==> inputs of try-cedar <==
// cnn_layer1
module cnn_layer1 (
    input         clk,
    input         rst,
    input  [7:0]  pix_in,
    input         pix_valid,
    output [15:0] mp_out0,
    output        mp_valid0,
    output [15:0] mp_out1,
    output        mp_valid1,
    output [15:0] mp_out2,
    output        mp_valid2
);
==> flow/config.mk <==
export PLATFORM = sky130hd
export DESIGN_NAME = cnn_layer1
export DESIGN_NICKNAME = cnn_layer1
export VERILOG_FILES = /design/flow/design.v
export SDC_FILE = /design/flow/constraint.sdc
export NUM_CORES = 4
export LEC_CHECK = 0
export ABC_AREA = 1
export CAP_MARGIN = 20
export CORE_ASPECT_RATIO = 0.56
export CORE_MARGIN = 2
export CORE_UTILIZATION = 43
export CTS_CLUSTER_SIZE = 45
export GPL_ROUTABILITY_DRIVEN = 0
export SETUP_SLACK_MARGIN = 5.0
export SLEW_MARGIN = 20
export TNS_END_PERCENT = 90
==> flow/constraint.sdc <==
create_clock -name core_clock -period 16.8 [get_ports {clk}]
set_input_delay 3.3600 -clock core_clock [delete_from_list [all_inputs] [get_ports {clk}]]
set_output_delay 3.3600 -clock core_clock [all_outputs]
set_load 0.01 [all_outputs]
run.sh (not shown) runs the stock make flow with config.mk's settings and CLKGATE_MAP_FILE=.
==> try-garnet (differences from try-cedar) <==
==> flow/config.mk (replaced) <==
export PLATFORM = sky130hd
export DESIGN_NAME = cnn_layer1
export DESIGN_NICKNAME = cnn_layer1
export VERILOG_FILES = /design/flow/design.v
export SDC_FILE = /design/flow/constraint.sdc
export NUM_CORES = 4
export LEC_CHECK = 0
export CAP_MARGIN = 20
export CORE_ASPECT_RATIO = 1.3
export CORE_MARGIN = 2
export CORE_UTILIZATION = 67
export CTS_CLUSTER_DIAMETER = 32
export GPL_TIMING_DRIVEN = 1
export MAX_ROUTING_LAYER = met4
export MIN_ROUTING_LAYER = met1
export PLACE_DENSITY_LB_ADDON = 0.01
export SETUP_SLACK_MARGIN = 2.61
export SLEW_MARGIN = 35
==> flow/constraint.sdc (replaced) <==
create_clock -name core_clock -period 11.7 [get_ports {clk}]
set_input_delay 2.3400 -clock core_clock [delete_from_list [all_inputs] [get_ports {clk}]]
set_output_delay 2.3400 -clock core_clock [all_outputs]
set_load 0.01 [all_outputs]
==> results <==
Register-to-register slack: try-cedar is higher than try-garnet (4.6 ns). Against try-cedar, the non-clock buffer count of try-garnet is higher by 425. Core utilization: try-garnet is higher than try-cedar (32 points). try-cedar produced a clean layout. try-garnet went through all stages and came out clean. Between try-garnet and try-cedar, the lower cell area is in try-cedar (gap 3.0%, measured against try-cedar). Die area: try-cedar is larger than try-garnet (62%). Of try-garnet and try-cedar, try-cedar has the higher cell count (gap about 20%, measured against try-cedar). In try-cedar the count of clock-buffer cells in the layout is lower than in try-garnet, by 95.

========
==> v5: inputs <==
Starting RTL as in the previous note.
export LEC_CHECK = 0
export ABC_AREA = 1
export CAP_MARGIN = 35
export CELL_PAD_IN_SITES_DETAIL_PLACEMENT = 2
export CELL_PAD_IN_SITES_GLOBAL_PLACEMENT = 3
export CORE_MARGIN = 2
export CORE_UTILIZATION = 52
export CTS_CLUSTER_DIAMETER = 204
export CTS_CLUSTER_SIZE = 31
export HOLD_SLACK_MARGIN = 0.21
export MAX_ROUTING_LAYER = met4
export PLACE_DENSITY = 0.9
export SETUP_SLACK_MARGIN = 3.64
export SLEW_MARGIN = 10
export TNS_END_PERCENT = 55
create_clock -name core_clock -period 14.0 [get_ports {clk}]
==> inputs of v27, as changes to v5 <==
==> flow/config.mk (replaced) <==
export PLATFORM = sky130hd
export DESIGN_NAME = cnn_layer1
export DESIGN_NICKNAME = cnn_layer1
export VERILOG_FILES = /design/flow/design.v
export SDC_FILE = /design/flow/constraint.sdc
export NUM_CORES = 4
export LEC_CHECK = 0
export CAP_MARGIN = 20
export CORE_ASPECT_RATIO = 1.3
export CORE_MARGIN = 2
export CORE_UTILIZATION = 72
export CTS_CLUSTER_DIAMETER = 32
export CTS_CLUSTER_SIZE = 47
export GPL_TIMING_DRIVEN = 1
export MAX_ROUTING_LAYER = met4
export MIN_ROUTING_LAYER = met1
export PLACE_DENSITY_LB_ADDON = 0.01
export SETUP_SLACK_MARGIN = 4.44
export SLEW_MARGIN = 35
export TNS_END_PERCENT = 5
==> flow/constraint.sdc (replaced) <==
create_clock -name core_clock -period 15.0 [get_ports {clk}]
set_input_delay 3.0000 -clock core_clock [delete_from_list [all_inputs] [get_ports {clk}]]
set_output_delay 3.0000 -clock core_clock [all_outputs]
set_load 0.01 [all_outputs]
==> comparison table <==
metric	v5	v27
Cells after synthesis	12795	10521
XOR Share, Synth	2.69%	3.74%
X dimension of the die	526 um	385 um
Cell area after synthesis	141000 um2	136000 um2
Mean instance size in the synthesized netlist	11.1 um2	12.9 um2
Area fraction in mux cells	0%	1.40%
Area share of fa/ha/maj cells after synthesis	28.9%	30.1%
Area figure in the yosys stat output	141000 um2	136000 um2
Area of the placeable core	271000 um2	187000 um2
Overall die height	526 um	499 um
Weighted congestion at the end of routability-driven global placement	1.10	1.05
Fraction of the mapped netlist area in simple logic gates	10.5%	5.83%
Sequential area share after synthesis	45.4%	47.4%
Outcome	aborted with a tool error	aborted with a tool error
Stage where the flow stopped	detailed placement	global routing
Starting Density	52.2%	72.5%
Area of the die	276000 um2	192000 um2
Floorplan row count	191	181

========
==> run P: inputs <==
cnn_layer1 again, from the RTL that the note above started with.
Settings: LEC_CHECK=0, CAP_MARGIN=20, CORE_ASPECT_RATIO=0.53, CORE_MARGIN=2, CORE_UTILIZATION=72, CTS_CLUSTER_DIAMETER=32, CTS_CLUSTER_SIZE=47, GPL_TIMING_DRIVEN=1, MAX_ROUTING_LAYER=met4, MIN_ROUTING_LAYER=met1, PLACE_DENSITY_LB_ADDON=0.01, SETUP_SLACK_MARGIN=4.44, SLEW_MARGIN=35; clock period 15.0 ns.
==> run X (differences from run P) <==
CORE_ASPECT_RATIO = not set   (was 0.53)
CORE_UTILIZATION = 40   (was 72)
CTS_CLUSTER_DIAMETER = not set   (was 32)
CTS_CLUSTER_SIZE = not set   (was 47)
GPL_TIMING_DRIVEN = not set   (was 1)
MAX_ROUTING_LAYER = not set   (was met4)
MIN_ROUTING_LAYER = not set   (was met1)
PLACE_DENSITY = 0.6   (was not set)
PLACE_DENSITY_LB_ADDON = not set   (was 0.01)
SETUP_SLACK_MARGIN = not set   (was 4.44)
SLEW_MARGIN = 20   (was 35)
==> flow/constraint.sdc (replaced) <==
create_clock -name core_clock -period 12.7 [get_ports {clk}]
set_input_delay 2.5400 -clock core_clock [delete_from_list [all_inputs] [get_ports {clk}]]
set_output_delay 2.5400 -clock core_clock [all_outputs]
set_load 0.01 [all_outputs]
==> flow_metrics.rpt <==
RUN METRICS
----------------------------------------------------
[Status]
  Status ........................ complete, no violations

[Place]
  Placed cell count ........................ approximately 15000

[Floorplan]
  Die width ........................ between 500 and 600 um
  Die outline area ........................ between 0.3 and 0.4 mm^2

[Global routing]
  GR Util All Layers ........................ between 15 and 20%

[Clock network]
  Inserted Clock Buffers ........................ around 240

----------------------------------------------------
[end of results for run X]
==> flow_metrics.rpt <==
FLOW METRICS REPORT
----------------------------------------------------
[Status]
  Status ........................ stopped before the end
  Last stage reached ........................ global routing
  Error message ........................ [ERROR GRT-0116] Global routing finished with congestion. Check the congestion regions in the DRC Viewer.

[Floorplan]
  Die outline area ........................ just under 0.2 mm^2
  Die width ........................ approximately 600 um

[Place]
  Placed cell count ........................ approximately 13000

----------------------------------------------------
[end of results for run P]

========
==> inputs of 03-10 <==
cnn_layer1 again, from the RTL that the note above started with.
make LEC_CHECK=0 ABC_AREA=1 CAP_MARGIN=20 CELL_PAD_IN_SITES_DETAIL_PLACEMENT=1 CELL_PAD_IN_SITES_GLOBAL_PLACEMENT=2 CORE_MARGIN=4 CORE_UTILIZATION=26 CTS_CLUSTER_SIZE=31 GPL_ROUTABILITY_DRIVEN=0 GPL_TIMING_DRIVEN=0 HOLD_SLACK_MARGIN=-0.09 MAX_ROUTING_LAYER=met4 MIN_ROUTING_LAYER=met2 PLACE_DENSITY_LB_ADDON=0.21 SETUP_SLACK_MARGIN=1.8 SLEW_MARGIN=20 TNS_END_PERCENT=65 finish   # period 14.0 ns
==> 01-12 (differences from 03-10) <==
==> flow/config.mk (replaced) <==
export PLATFORM = sky130hd
export DESIGN_NAME = cnn_layer1
export DESIGN_NICKNAME = cnn_layer1
export VERILOG_FILES = /design/flow/design.v
export SDC_FILE = /design/flow/constraint.sdc
export NUM_CORES = 4
export LEC_CHECK = 0
export CAP_MARGIN = 20
export CORE_MARGIN = 2
export CORE_UTILIZATION = 72
export CTS_CLUSTER_SIZE = 33
export PLACE_DENSITY_LB_ADDON = 0.0
export SLEW_MARGIN = 20
==> flow/constraint.sdc (replaced) <==
create_clock -name core_clock -period 6.92 [get_ports {clk}]
set_input_delay 1.3840 -clock core_clock [delete_from_list [all_inputs] [get_ports {clk}]]
set_output_delay 1.3840 -clock core_clock [all_outputs]
set_load 0.01 [all_outputs]
==> 08-24 (differences from 03-10) <==
==> flow/config.mk (replaced) <==
export PLATFORM = sky130hd
export DESIGN_NAME = cnn_layer1
export DESIGN_NICKNAME = cnn_layer1
export VERILOG_FILES = /design/flow/design.v
export SDC_FILE = /design/flow/constraint.sdc
export NUM_CORES = 4
export LEC_CHECK = 0
export CAP_MARGIN = 20
export CORE_MARGIN = 2
export CORE_UTILIZATION = 40
export PLACE_DENSITY = 0.6
export SETUP_SLACK_MARGIN = 0.15
export SLEW_MARGIN = 20
==> flow/constraint.sdc (replaced) <==
create_clock -name core_clock -period 12.7 [get_ports {clk}]
set_input_delay 2.5400 -clock core_clock [delete_from_list [all_inputs] [get_ports {clk}]]
set_output_delay 2.5400 -clock core_clock [all_outputs]
set_load 0.01 [all_outputs]
==> 05-27 (differences from 03-10) <==
==> flow/config.mk (replaced) <==
export PLATFORM = sky130hd
export DESIGN_NAME = cnn_layer1
export DESIGN_NICKNAME = cnn_layer1
export VERILOG_FILES = /design/flow/design.v
export SDC_FILE = /design/flow/constraint.sdc
export NUM_CORES = 4
export LEC_CHECK = 0
export ABC_AREA = 1
export CAP_MARGIN = 20
export CORE_MARGIN = 2
export CORE_UTILIZATION = 71
export CTS_CLUSTER_DIAMETER = 393
export CTS_CLUSTER_SIZE = 98
export PLACE_DENSITY = 0.42
export SLEW_MARGIN = 20
==> flow/constraint.sdc (replaced) <==
create_clock -name core_clock -period 5.88 [get_ports {clk}]
set_input_delay 1.1760 -clock core_clock [delete_from_list [all_inputs] [get_ports {clk}]]
set_output_delay 1.1760 -clock core_clock [all_outputs]
set_load 0.01 [all_outputs]
==> results <==
05-27 aborted during 5_1_grt. 01-12 failed in 5_1_grt. 08-24 produced a clean layout. 03-10 completed, yet does not pass: max-capacitance violations, max-slew violations.
Against 03-10, the count of clock-buffer cells in the layout of 08-24 is lower by 37.
In flip-flop count, 08-24 and 03-10 do not differ.
Critical path depth: 03-10 is higher than 08-24 (3).
Synthesized area is the same in 05-27 and 03-10.
Non-clock buffer count: 08-24 is lower than 03-10 (146).
Between 08-24 and 03-10, the lower register-to-register slack is in 08-24 (gap 1.3 ns).
Against 03-10, the routed wire length of 08-24 is smaller by 27%.
==> figures <==
metric	05-27	01-12	03-10	08-24
Final setup violation count	-	-	0	0
Critical Path End	-	-	CRM2.conv.o_data[20]	CRM1.conv.o_data[18]
Net count after synthesis	15395	13121	15395	13121
Most frequent cell on the critical path	-	-	sky130_fd_sc_hd__fa_1	sky130_fd_sc_hd__fa_1
Worst reg2reg startpoint	-	-	IB.oloop[1].iloop[0].genblk1.genblk1.dR1.o_data[7]	IB.oloop[2].iloop[0].genblk1.genblk1.dR1.o_data[1]
Worst Setup Start Kind	-	-	flop	flop
Area growth, synth to finish	-	-	16.52%	11.35%
Count of final max-slew check failures	-	-	4	0
Number of remaining DRC errors	-	-	0	0
Tightest Pin Transition	-	-	1.567 ns	1.238 ns
CP bufs+invs	-	-	8	7
Status	did not finish	did not finish	failed layout checks	timing/DRC/antenna clean
Failing step	5_1_grt	5_1_grt	-	-
Layout check failures	-	-	max-capacitance violations, max-slew violations	-
Number of clock-tree buffers in the layout	-	-	344	307
CTS max path bufs	3	3	4	4
Total number of tap cells	-	-	7208	4515
Worst Hold Slack	-	-	0.2979 ns	0.3365 ns

========
==> run Z: inputs <==
Starting RTL as in the previous note.
==> flow/config.mk <==
export PLATFORM = sky130hd
export DESIGN_NAME = cnn_layer1
export DESIGN_NICKNAME = cnn_layer1
export VERILOG_FILES = /design/flow/design.v
export SDC_FILE = /design/flow/constraint.sdc
export NUM_CORES = 4
export LEC_CHECK = 0
export ABC_AREA = 1
export CAP_MARGIN = 20
export CORE_ASPECT_RATIO = 1.3
export CORE_MARGIN = 2
export CORE_UTILIZATION = 72
export CTS_CLUSTER_DIAMETER = 220
export GPL_TIMING_DRIVEN = 1
export HOLD_SLACK_MARGIN = -0.07
export MAX_ROUTING_LAYER = met4
export MIN_ROUTING_LAYER = met1
export PLACE_DENSITY_LB_ADDON = 0.03
export SETUP_SLACK_MARGIN = 4.44
export SLEW_MARGIN = 35
export TNS_END_PERCENT = 5
==> flow/constraint.sdc <==
create_clock -name core_clock -period 10.6 [get_ports {clk}]
set_input_delay 2.1200 -clock core_clock [delete_from_list [all_inputs] [get_ports {clk}]]
set_output_delay 2.1200 -clock core_clock [all_outputs]
set_load 0.01 [all_outputs]
==> inputs of run A, as changes to run Z <==
- ABC_AREA: 1 -> unset
- CORE_ASPECT_RATIO: 1.3 -> unset
- CORE_UTILIZATION: 72 -> 70
- CTS_CLUSTER_DIAMETER: 220 -> unset
- GPL_TIMING_DRIVEN: 1 -> unset
- HOLD_SLACK_MARGIN: -0.07 -> unset
- MAX_ROUTING_LAYER: met4 -> unset
- MIN_ROUTING_LAYER: met1 -> unset
- PLACE_DENSITY: unset -> 0.6
- PLACE_DENSITY_LB_ADDON: 0.03 -> unset
- SETUP_SLACK_MARGIN: 4.44 -> 1.5
- SLEW_MARGIN: 35 -> 20
- TNS_END_PERCENT: 5 -> unset
==> flow/constraint.sdc (replaced) <==
create_clock -name core_clock -period 10.7 [get_ports {clk}]
set_input_delay 2.1400 -clock core_clock [delete_from_list [all_inputs] [get_ports {clk}]]
set_output_delay 2.1400 -clock core_clock [all_outputs]
set_load 0.01 [all_outputs]
==> inputs of run H, as changes to run Z <==
- ABC_AREA: 1 -> unset
- CORE_UTILIZATION: 72 -> 70
- CTS_CLUSTER_DIAMETER: 220 -> 32
- PLACE_DENSITY_LB_ADDON: 0.03 -> 0.01
- TNS_END_PERCENT: 5 -> unset
==> flow/constraint.sdc (replaced) <==
create_clock -name core_clock -period 13.0 [get_ports {clk}]
set_input_delay 2.6000 -clock core_clock [delete_from_list [all_inputs] [get_ports {clk}]]
set_output_delay 2.6000 -clock core_clock [all_outputs]
set_load 0.01 [all_outputs]
==> comparison <==
Run Z failed in global routing (5_1_grt). Run A finished with capacitance limit, slew limit, setup timing left. Run H ran to the end with no violations. Against run H, the maximum frequency of run A is lower by about 3.4%. Of run A and run H, run A has the higher wire length (gap 0.95%, measured against run H). Between run H and run A, the lower first-iteration DRC count is in run H (gap about 9%, measured against run A).

========
==> inputs of raven <==
cnn_layer1 again, from the RTL that the note above started with.
export LEC_CHECK = 0
export ABC_AREA = 1
export CAP_MARGIN = 15
export CORE_ASPECT_RATIO = 0.7
export CORE_MARGIN = 2
export CORE_UTILIZATION = 72
export CTS_CLUSTER_DIAMETER = 393
export CTS_CLUSTER_SIZE = 98
export PLACE_DENSITY = 0.42
export SETUP_SLACK_MARGIN = 0.5
export SLEW_MARGIN = 20
export TNS_END_PERCENT = 45
create_clock -name core_clock -period 5.88 [get_ports {clk}]
==> pepper: changes against raven <==
Settings changed: CAP_MARGIN 15 to 20, CELL_PAD_IN_SITES_DETAIL_PLACEMENT set to 2, CELL_PAD_IN_SITES_GLOBAL_PLACEMENT set to 2, CORE_ASPECT_RATIO 0.7 to 1.03, CORE_MARGIN 2 to 4, CORE_UTILIZATION 72 to 20, CTS_CLUSTER_DIAMETER 393 to 32, CTS_CLUSTER_SIZE 98 to unset, GPL_ROUTABILITY_DRIVEN set to 0, GPL_TIMING_DRIVEN set to 0, HOLD_SLACK_MARGIN set to -0.04, MAX_ROUTING_LAYER set to met5, MIN_ROUTING_LAYER set to met2, PLACE_DENSITY 0.42 to unset, PLACE_DENSITY_LB_ADDON set to 0.01, SETUP_SLACK_MARGIN 0.5 to unset, SLEW_MARGIN 20 to 35, TNS_END_PERCENT 45 to 70.
==> flow/constraint.sdc (replaced) <==
create_clock -name core_clock -period 19.1 [get_ports {clk}]
set_input_delay 3.8200 -clock core_clock [delete_from_list [all_inputs] [get_ports {clk}]]
set_output_delay 3.8200 -clock core_clock [all_outputs]
set_load 0.01 [all_outputs]
==> juniper: changes against raven <==
Settings changed: ABC_AREA 1 to unset, CAP_MARGIN 15 to 20, CORE_ASPECT_RATIO 0.7 to unset, CTS_CLUSTER_DIAMETER 393 to unset, CTS_CLUSTER_SIZE 98 to unset, PLACE_DENSITY 0.42 to unset, PLACE_DENSITY_LB_ADDON set to 0.0, SETUP_SLACK_MARGIN 0.5 to 2.05, TNS_END_PERCENT 45 to unset.
==> flow/constraint.sdc (replaced) <==
create_clock -name core_clock -period 6.92 [get_ports {clk}]
set_input_delay 1.3840 -clock core_clock [delete_from_list [all_inputs] [get_ports {clk}]]
set_output_delay 1.3840 -clock core_clock [all_outputs]
set_load 0.01 [all_outputs]
==> qor summary <==
quantity                                                        pepper           raven         juniper
Chip area in the Yosys report                               141000 µm²      141000 µm²      136000 µm²
AND/OR/NAND/NOR Cells, Area Fraction                             10.5%           10.5%           5.83%
Run status                                              finished clean  did not finish  did not finish
Last stage reached                                                   -  global routing  global routing
Area fraction in mux cells                                          0%              0%           1.40%
Port-buffer cells                                                   60              61              61
Ys cells                                                         12.8k           12.8k           10.5k
Post-synthesis cell area                                    141000 µm²      141000 µm²      136000 µm²
Adder-Cell Fraction of Synth Area                                28.9%           28.9%           30.1%
Standard cell area after detailed placement                 157000 µm²      157000 µm²      150000 µm²
Number of unique standard cell types used by synthesis              69              69              97
FP Core Util                                                     20.1%           72.2%           72.4%
Number of instances in the synthesized netlist                   12.8k           12.8k           10.5k
Die width                                                       837 µm          534 µm          438 µm
Area share, top type                                             39.6%           39.6%           41.3%
